==> nickel: inputs <==
==> flow/design.v <==
module incrementerby4(clk, en, rst, ld, ld_data, out);
    input clk, en, rst, ld;
    output reg [7:0] out;
    input [7:0] ld_data;
    always @(posedge clk) begin
        if (rst) begin
            out <= ld_data;
        end
        else if (ld) begin
            out <= ld_data;
        end 
        else if (en) begin
            out <= out + 4;
        end
    end
endmodule
module adder (a, b, out);
    input [7:0] a, b;
    output [7:0] out;
    assign out = a + b;    
endmodule
module adder12 (a, b, out);
    input [11:0] a, b;
    output [11:0] out;
    assign out = a + b;    
endmodule
module buffer_4 (clk, wr_en, wr_adr, wr_data, rd_adr, rd_data);
    parameter SIZE = 16;
    input clk, wr_en;
    input [7:0] wr_adr, rd_adr;
    input [31:0] wr_data;
    output [7:0] rd_data;
    reg [7:0] mem [0:SIZE-1];
    assign rd_data = mem[rd_adr];
    always @(posedge clk) begin
        if (wr_en) begin
            mem[wr_adr] <= wr_data[31 : 24];
            mem[wr_adr + 1] <= wr_data[23 : 16];
            mem[wr_adr + 2] <= wr_data[15 : 8];
            mem[wr_adr + 3] <= wr_data[7 : 0];
        end
    end
endmodule
module buffer_8 (clk, wr_en, wr_adr, wr_data, rd_adr, rd_data);
    parameter SIZE = 64;
    input clk, wr_en;
    input [7:0] wr_adr, rd_adr;
    input [31:0] wr_data;
    output [31:0] rd_data;
    reg [7:0] mem [0:SIZE-1];
    assign rd_data = {mem[rd_adr], mem[rd_adr + 1], mem[rd_adr + 2], mem[rd_adr + 3]};
    always @(posedge clk) begin
        if (wr_en) begin
            mem[wr_adr] <= wr_data[31 : 24];
            mem[wr_adr + 1] <= wr_data[23 : 16];
            mem[wr_adr + 2] <= wr_data[15 : 8];
            mem[wr_adr + 3] <= wr_data[7 : 0];
        end
    end
endmodule
module counter #(parameter MAX_COUNT = 16)(clk, rst, en, carry, count);
    input clk, rst, en;
    output reg carry;
    output reg [7:0] count;
    always @(posedge clk) begin
        if (rst) begin
            count <= 0;
        end
        else if (en) begin
            if (count == MAX_COUNT - 1) begin
                count <= 0;
            end
            else begin
                count <= count + 1;
            end
        end
    end
    assign carry = (count == MAX_COUNT - 1);
endmodule
module decoder (a, out);
    parameter N = 4;
    input [7:0] a;
    output reg [N-1:0] out;
    reg [N-1:0] i;
    always @(*) begin
        for (i = 0; i < N; i = i + 1) begin
            if (i == a) begin
                out[i] = 1;
            end
            else begin
                out[i] = 0;
            end
        end
    end
endmodule
module multiplier (a, b, out);
    input [7:0] a, b;
    wire [15:0] result;
    assign result = a * b;
    output [7:0] out;
    assign out = {result[15:8]};
endmodule
module mux2_1 (a, b, sel, out);
    input [7:0] a, b;
    input sel;
    output [7:0] out;
    assign out = sel ? a : b;
endmodule
module register1word(clk, en, rst, write_data, out);
    input clk, en, rst;
    input [11:0] write_data;
    output reg [11:0] out;
    always @(posedge clk) begin
        if (rst) begin
            out <= 0;
        end else if (en) begin
            out <= write_data;
        end
    end
endmodule
module register4word(clk, en, rst, addr, write_data, out);
    input clk, en, rst;
    input [7:0] addr;
    input [7:0] write_data;
    reg [7:0] data [0:3];
    output [31:0] out;
    always @(posedge clk) begin
        if (rst) begin
            data[0] <= 0;
            data[1] <= 0;
            data[2] <= 0;
            data[3] <= 0;
        end 
        else if (en) begin
            data[addr] <= write_data;
        end
    end
    assign out = {data[0], data[1], data[2], data[3]};
endmodule
module mac (clk, rst, rst_acc, acc_en, img_pixel, filter_value, out);
    input clk, rst, rst_acc, acc_en;
    input [7:0] img_pixel, filter_value;
    output [7:0] out;
    wire [11:0] acc_out, acc_in;
    wire [7:0] mult_res;
    multiplier mult(img_pixel, filter_value, mult_res);
    adder12 addr4({4'b0000, mult_res}, acc_out, acc_in);
    register1word acc(clk, acc_en, rst | rst_acc, acc_in, acc_out);
    assign out = acc_out[11:4];
endmodule
module PE (clk, rst, rst_acc, rst_res_reg, res_buffer_en, acc_en,
           img_pixel, filter_value, res_index, out);
    input clk, rst, rst_acc, rst_res_reg, acc_en, res_buffer_en;
    input [7:0] img_pixel, filter_value, res_index;
    output [31:0] out;
    wire [7:0] mac_out;
    mac mac1 (clk, rst, rst_acc, acc_en, img_pixel, filter_value, mac_out);
    register4word res_buffer(clk, res_buffer_en, rst | rst_res_reg, res_index, mac_out, out);
endmodule
module controller(clk, reset, start, co_cntr16_img, co_cntr4_filter, co_cntr_filters,
                 co_cntr43, co_row_cntr, co_col_cntr, co_cntr16, co_cntr_reg4, co_cntr13, cntr43_res,
                 rst, rst_acc, rst_res_reg, mem_en, cntr16_img_en, cntr_filters_en, cntr4_filter_en, wr_file, adr_sel, mem_offset_sel, filter_wr_en,
                 img_wr_en, row_cntr_en, col_cntr_en, cntr43_en, cntr16_en, img_slice_en, acc_en, cntr_reg4_en, res_buffer_en,
                 cntr13_en, inc_en, inc_ld, done);
    input clk, reset, start;
    output reg rst, mem_en, cntr16_img_en, cntr_filters_en, cntr4_filter_en, adr_sel, filter_wr_en, wr_file;
    output reg img_wr_en, row_cntr_en, col_cntr_en, cntr43_en, cntr16_en, img_slice_en, acc_en, cntr_reg4_en, res_buffer_en;
    output reg cntr13_en, inc_en, inc_ld, done, rst_acc, rst_res_reg;
    output reg[1:0] mem_offset_sel;
    input co_cntr16_img, co_cntr4_filter, co_cntr_filters, co_cntr43, co_row_cntr, co_col_cntr, co_cntr16, co_cntr_reg4, co_cntr13;
    input [7:0] cntr43_res;
    reg[3:0] ns;
    reg[3:0] ps;
    always @(*) begin
        case(ps)
            4'b0000:   ns <= ~start ? 4'b0000 : 4'b0001;
            4'b0001:   ns <= start ? 4'b0001 : 4'b0010;
            4'b0010:   ns <= ~co_cntr4_filter ? 4'b0010 : 4'b1011;
            4'b1011:   ns <= ~co_cntr_filters ? 4'b0010 : 4'b0011;
            4'b0011:   ns <= ~co_cntr16_img ? 4'b0011 : 4'b0100;
            4'b0100:   ns <= ~co_row_cntr ? 4'b0100 : 4'b0101;
            4'b0101:   ns <= ~co_cntr16 ? 4'b0101 : 4'b0110;
            4'b0110 :  ns <= (cntr43_res == 42 || co_cntr_reg4) ? 4'b0111 : 4'b1010;
            4'b0111 : ns <= co_cntr43 ? 4'b1001 : 4'b1010;
            4'b1010 : ns <= ~co_cntr13 ? 4'b0100 : 4'b1000;
            4'b1000 : ns <= 4'b0011; 
            4'b1001: ns <= 4'b0000;
            default: ns <= 4'b0000;
        endcase
    end
    always @(*) begin
        {rst, mem_en, cntr16_img_en, cntr_filters_en, cntr4_filter_en, adr_sel, filter_wr_en,
        img_wr_en, row_cntr_en, col_cntr_en, cntr43_en, cntr16_en, img_slice_en, acc_en,
        cntr_reg4_en, res_buffer_en, cntr13_en, inc_en, inc_ld, done, mem_offset_sel, wr_file, rst_acc, rst_res_reg} = 0;
        case(ps)
            4'b0001:begin  rst = 1; inc_ld = 1;   end
            4'b0010: begin cntr4_filter_en = 1; adr_sel = 1; filter_wr_en = 1; mem_offset_sel = 0; end
            4'b0011 : begin  cntr16_img_en = 1; img_wr_en = 1; mem_offset_sel = 1;  end
            4'b1011: begin cntr_filters_en = 1; end
            4'b0100: begin row_cntr_en = 1; img_slice_en = 1; end
            4'b0101: begin acc_en = 1; cntr16_en = 1; end
            4'b0110: begin cntr_reg4_en = 1; res_buffer_en = 1; rst_acc = 1;end
            4'b0111: begin mem_en = 1; cntr43_en = 1; mem_offset_sel = 2; rst_res_reg = 1; end
            4'b1010: begin col_cntr_en = 1; cntr13_en = 1; end
            4'b1000: begin inc_en = 1; end
            4'b1001: begin done = 1; wr_file = 1; end
        endcase
    end
    always @(posedge clk) begin
         if (reset)
             ps <= 4'b0000;
         else
             ps <= ns;
     end
endmodule
module datapath(clk, rst, x, y, z, rst_acc, rst_res_reg, mem_en, cntr16_img_en, cntr_filters_en,
          cntr4_filter_en, filter_wr_en, img_wr_en, cntr43_en, row_cntr_en,
          col_cntr_en, cntr16_en, img_slice_en, acc_en, cntr_reg4_en, res_buffer_en, cntr13_en,
          inc_en, inc_ld, wr_file, adr_sel, mem_offset_sel, co_cntr16_img,
          co_cntr4_filter, co_cntr_filters, co_cntr43, co_row_cntr, co_col_cntr, co_cntr16, co_cntr_reg4, co_cntr13, cntr43_res,
          mem_rd_adr, mem_rd_data, out_we, out_adr, out_data);
    parameter NUM_FILTERS = 4;
    input clk, rst, mem_en, cntr16_img_en, cntr_filters_en, cntr4_filter_en, adr_sel, filter_wr_en, wr_file;
    input img_wr_en, row_cntr_en, col_cntr_en, cntr43_en, cntr16_en, img_slice_en, acc_en, cntr_reg4_en, res_buffer_en;
    input cntr13_en, inc_en, inc_ld, rst_acc, rst_res_reg;
    input [1:0] mem_offset_sel;
    input [7:0] x,y,z;
    output co_cntr16_img, co_cntr4_filter, co_cntr_filters, co_cntr43, co_row_cntr, co_col_cntr, co_cntr16, co_cntr_reg4, co_cntr13;
    output [7:0] cntr43_res;
    output [7:0] mem_rd_adr;
    input [31:0] mem_rd_data;
    output out_we;
    output [7:0] out_adr;
    output [32*NUM_FILTERS-1:0] out_data;
    wire[NUM_FILTERS - 1: 0] filters_wr_en;
    wire [7:0] mem_wr_adr, mem_offset_out, cntr4_filter_res, cntr16_img_res, mem_cntr_res;
    wire [7:0] img_rd_adr, row_cntr_res, col_cntr_res, cntr16_res, img_slice_rd_data;
    wire [7:0] mult_res, cntr_reg4_res, cntr13_res, x_offset;
    wire [31:0] img_rd_data;
    wire [7:0] filters_rd_data[0:NUM_FILTERS-1], filter_adr, cntr_filters_res, mem_filter_adr;
    assign out_we = mem_en;
    assign out_adr = mem_wr_adr;
    assign mem_offset_out = (mem_offset_sel == 0) ? y :
                            (mem_offset_sel == 1) ? x_offset :
                            (mem_offset_sel == 2) ? z : 0;
    counter #(NUM_FILTERS) cntr_filters(clk, rst, cntr_filters_en, co_cntr_filters, cntr_filters_res);
    decoder #(NUM_FILTERS) dcdr(cntr_filters_res, filters_wr_en);
    counter #(4) cntr4_filter (clk, rst, cntr4_filter_en, co_cntr4_filter, cntr4_filter_res);
    counter #(16) cntr16_img (clk, rst, cntr16_img_en, co_cntr16_img, cntr16_img_res);
    mux2_1 mux(mem_filter_adr, cntr16_img_res, adr_sel, mem_cntr_res);
    adder addr1(mem_offset_out, mem_cntr_res, mem_rd_adr);
    adder addr5(cntr4_filter_res, cntr_filters_res << 2, mem_filter_adr);
    genvar i;
    generate
        for (i = 0; i < NUM_FILTERS; i = i + 1) begin : gen_filters
            buffer_4 filter_buffer(clk, filters_wr_en[i] & filter_wr_en, cntr4_filter_res << 2, mem_rd_data, cntr16_res, filters_rd_data[i]);
            PE pe(clk, rst, rst_acc, rst_res_reg, res_buffer_en, acc_en,
                  img_slice_rd_data, filters_rd_data[i], cntr_reg4_res, out_data[32*i +: 32]);
        end
    endgenerate
    buffer_8 img_buffer(clk, img_wr_en, cntr16_img_res << 2, mem_rd_data, img_rd_adr, img_rd_data);
    counter #(43) cntr43 (clk, rst, cntr43_en, co_cntr43, cntr43_res);
    adder addr2(cntr43_res, mem_offset_out, mem_wr_adr);
    counter #(4) row_cntr (clk, rst, row_cntr_en, co_row_cntr, row_cntr_res);
    counter #(13) col_cntr (clk, rst, col_cntr_en, co_col_cntr, col_cntr_res);
    adder addr3(row_cntr_res << 4, col_cntr_res, img_rd_adr);
    counter #(16) cntr16 (clk, rst, cntr16_en, co_cntr16, cntr16_res);
    buffer_4 img_slice(clk, img_slice_en, row_cntr_res << 2, img_rd_data, cntr16_res, img_slice_rd_data);
    counter #(4) cntr_reg4 (clk, rst, cntr_reg4_en, co_cntr_reg4, cntr_reg4_res);
    counter #(13) cntr13 (clk, rst, cntr13_en, co_cntr13, cntr13_res);
    incrementerby4 inc(clk, inc_en, rst, inc_ld, x, x_offset);
endmodule
module convolution(clk, reset, start, x, y, z, done, mem_rd_adr, mem_rd_data, out_we, out_adr, out_data);
    parameter NUM_FILTERS = 4;
    input clk, reset, start;
    output [7:0] mem_rd_adr;
    input [31:0] mem_rd_data;
    output out_we;
    output [7:0] out_adr;
    output [32*NUM_FILTERS-1:0] out_data;
    input [7:0] x, y, z;
    output done;
    wire rst, rst_acc, mem_en, cntr16_img_en, cntr_filters_en, cntr4_filter_en, adr_sel, filter_wr_en, rst_res_reg;
    wire img_wr_en, row_cntr_en, col_cntr_en, cntr43_en, cntr16_en, img_slice_en, acc_en, cntr_reg4_en, res_buffer_en;
    wire cntr13_en, inc_en, inc_ld, wr_file;
    wire [1:0] mem_offset_sel;
    wire co_cntr16_img, co_cntr4_filter, co_cntr_filters, co_cntr43, co_row_cntr, co_col_cntr, co_cntr16, co_cntr_reg4, co_cntr13;
    wire [7:0] cntr43_res;
    datapath #(NUM_FILTERS) dp(clk, rst, x, y, z, rst_acc, rst_res_reg, mem_en, cntr16_img_en, cntr_filters_en, cntr4_filter_en, filter_wr_en, img_wr_en, cntr43_en, row_cntr_en,
          col_cntr_en, cntr16_en, img_slice_en, acc_en, cntr_reg4_en, res_buffer_en, cntr13_en,
          inc_en, inc_ld, wr_file, adr_sel, mem_offset_sel, co_cntr16_img,
          co_cntr4_filter, co_cntr_filters, co_cntr43, co_row_cntr, co_col_cntr, co_cntr16, co_cntr_reg4, co_cntr13, cntr43_res,
          mem_rd_adr, mem_rd_data, out_we, out_adr, out_data);
    controller cu(clk, reset, start, co_cntr16_img, co_cntr4_filter, co_cntr_filters, co_cntr43, co_row_cntr, co_col_cntr,
                 co_cntr16, co_cntr_reg4, co_cntr13, cntr43_res,
                 rst, rst_acc, rst_res_reg, mem_en, cntr16_img_en, cntr_filters_en, cntr4_filter_en, wr_file, adr_sel, mem_offset_sel, filter_wr_en,
                 img_wr_en, row_cntr_en, col_cntr_en, cntr43_en, cntr16_en, img_slice_en, acc_en, cntr_reg4_en, res_buffer_en,
                 cntr13_en, inc_en, inc_ld, done);
endmodule
==> flow/run.sh <==
#!/bin/bash
# the make line also repeats each setting of config.mk as NAME=value (left out here)
make -C /OpenROAD-flow-scripts/flow DESIGN_CONFIG=/design/flow/config.mk WORK_HOME=/design/flow/orfs CLKGATE_MAP_FILE= finish
==> flow/config.mk <==
export PLATFORM = sky130hd
export DESIGN_NAME = convolution
export DESIGN_NICKNAME = convolution
export VERILOG_FILES = /design/flow/design.v
export SDC_FILE = /design/flow/constraint.sdc
export NUM_CORES = 4
export LEC_CHECK = 0
export CAP_MARGIN = 20
export CORE_MARGIN = 2
export CORE_UTILIZATION = 72
export CTS_CLUSTER_SIZE = 63
export HOLD_SLACK_MARGIN = 0.27
export PLACE_DENSITY_LB_ADDON = 0.0
export SLEW_MARGIN = 20
==> flow/constraint.sdc <==
create_clock -name core_clock -period 6.32 [get_ports {clk}]
set_input_delay 1.2640 -clock core_clock [delete_from_list [all_inputs] [get_ports {clk}]]
set_output_delay 1.2640 -clock core_clock [all_outputs]
set_load 0.01 [all_outputs]
==> inputs of delta, as changes to nickel <==
- CORE_UTILIZATION: 72 -> 60
- CTS_CLUSTER_SIZE: 63 -> not set
- HOLD_SLACK_MARGIN: 0.27 -> not set
- PLACE_DENSITY_LB_ADDON: 0.0 -> not set
==> flow/constraint.sdc (replaced) <==
create_clock -name core_clock -period 8.26 [get_ports {clk}]
set_input_delay 1.6520 -clock core_clock [delete_from_list [all_inputs] [get_ports {clk}]]
set_output_delay 1.6520 -clock core_clock [all_outputs]
set_load 0.01 [all_outputs]
==> notes <==
nickel produced a layout that fails on negative setup slack. delta completed without violations.
Of delta and nickel, delta has the higher clock-buffer cell count (gap 5).
Wire length: nickel is higher than delta (21%).
Between nickel and delta, the lower clock skew is in delta (gap 0.011 ns).
Of delta and nickel, nickel has the higher maximum frequency (gap 3.6%, measured against nickel).
Of nickel and delta, nickel has the higher via count (gap 13%, measured against delta).
Between nickel and delta, the lower total power is in delta (gap 30%, measured against delta).
In synthesized cell count, nickel and delta do not differ.
==> figures <==
metric	nickel	delta
Outcome	complete, but fails checks	timing/DRC/antenna clean
Layout check failures	negative setup slack	-
Mean routed wirelength per cell	34.4 um	28.6 um
Combinational Area	0.0340 mm2	0.0331 mm2
Met1 wire length	70.0 mm	76.7 mm
Detailed-route via count	50.2k	44.5k
Count of placed standard cells in the final layout, fillers left out	6,672	6,658
Non-clock buffering overhead in the final layout	7.16%	4.13%
Comb pwr share	3.8%	3.5%
Placement Rows	119	130
RSZ-0062 raised after global routing	yes	no
Cell count along the critical path	35	32
Total global routing track utilization	42.0%	29.8%
Floorplan Core Area	0.105 mm2	0.126 mm2
Arrival time of the worst setup path	8.03 ns	8.24 ns
Fin Clk Skew	0.0401 ns	0.0289 ns
Pwr dens	222 mW/mm2	177 mW/mm2
Power figures rest on the tool's default switching activity, not on a simulated workload.
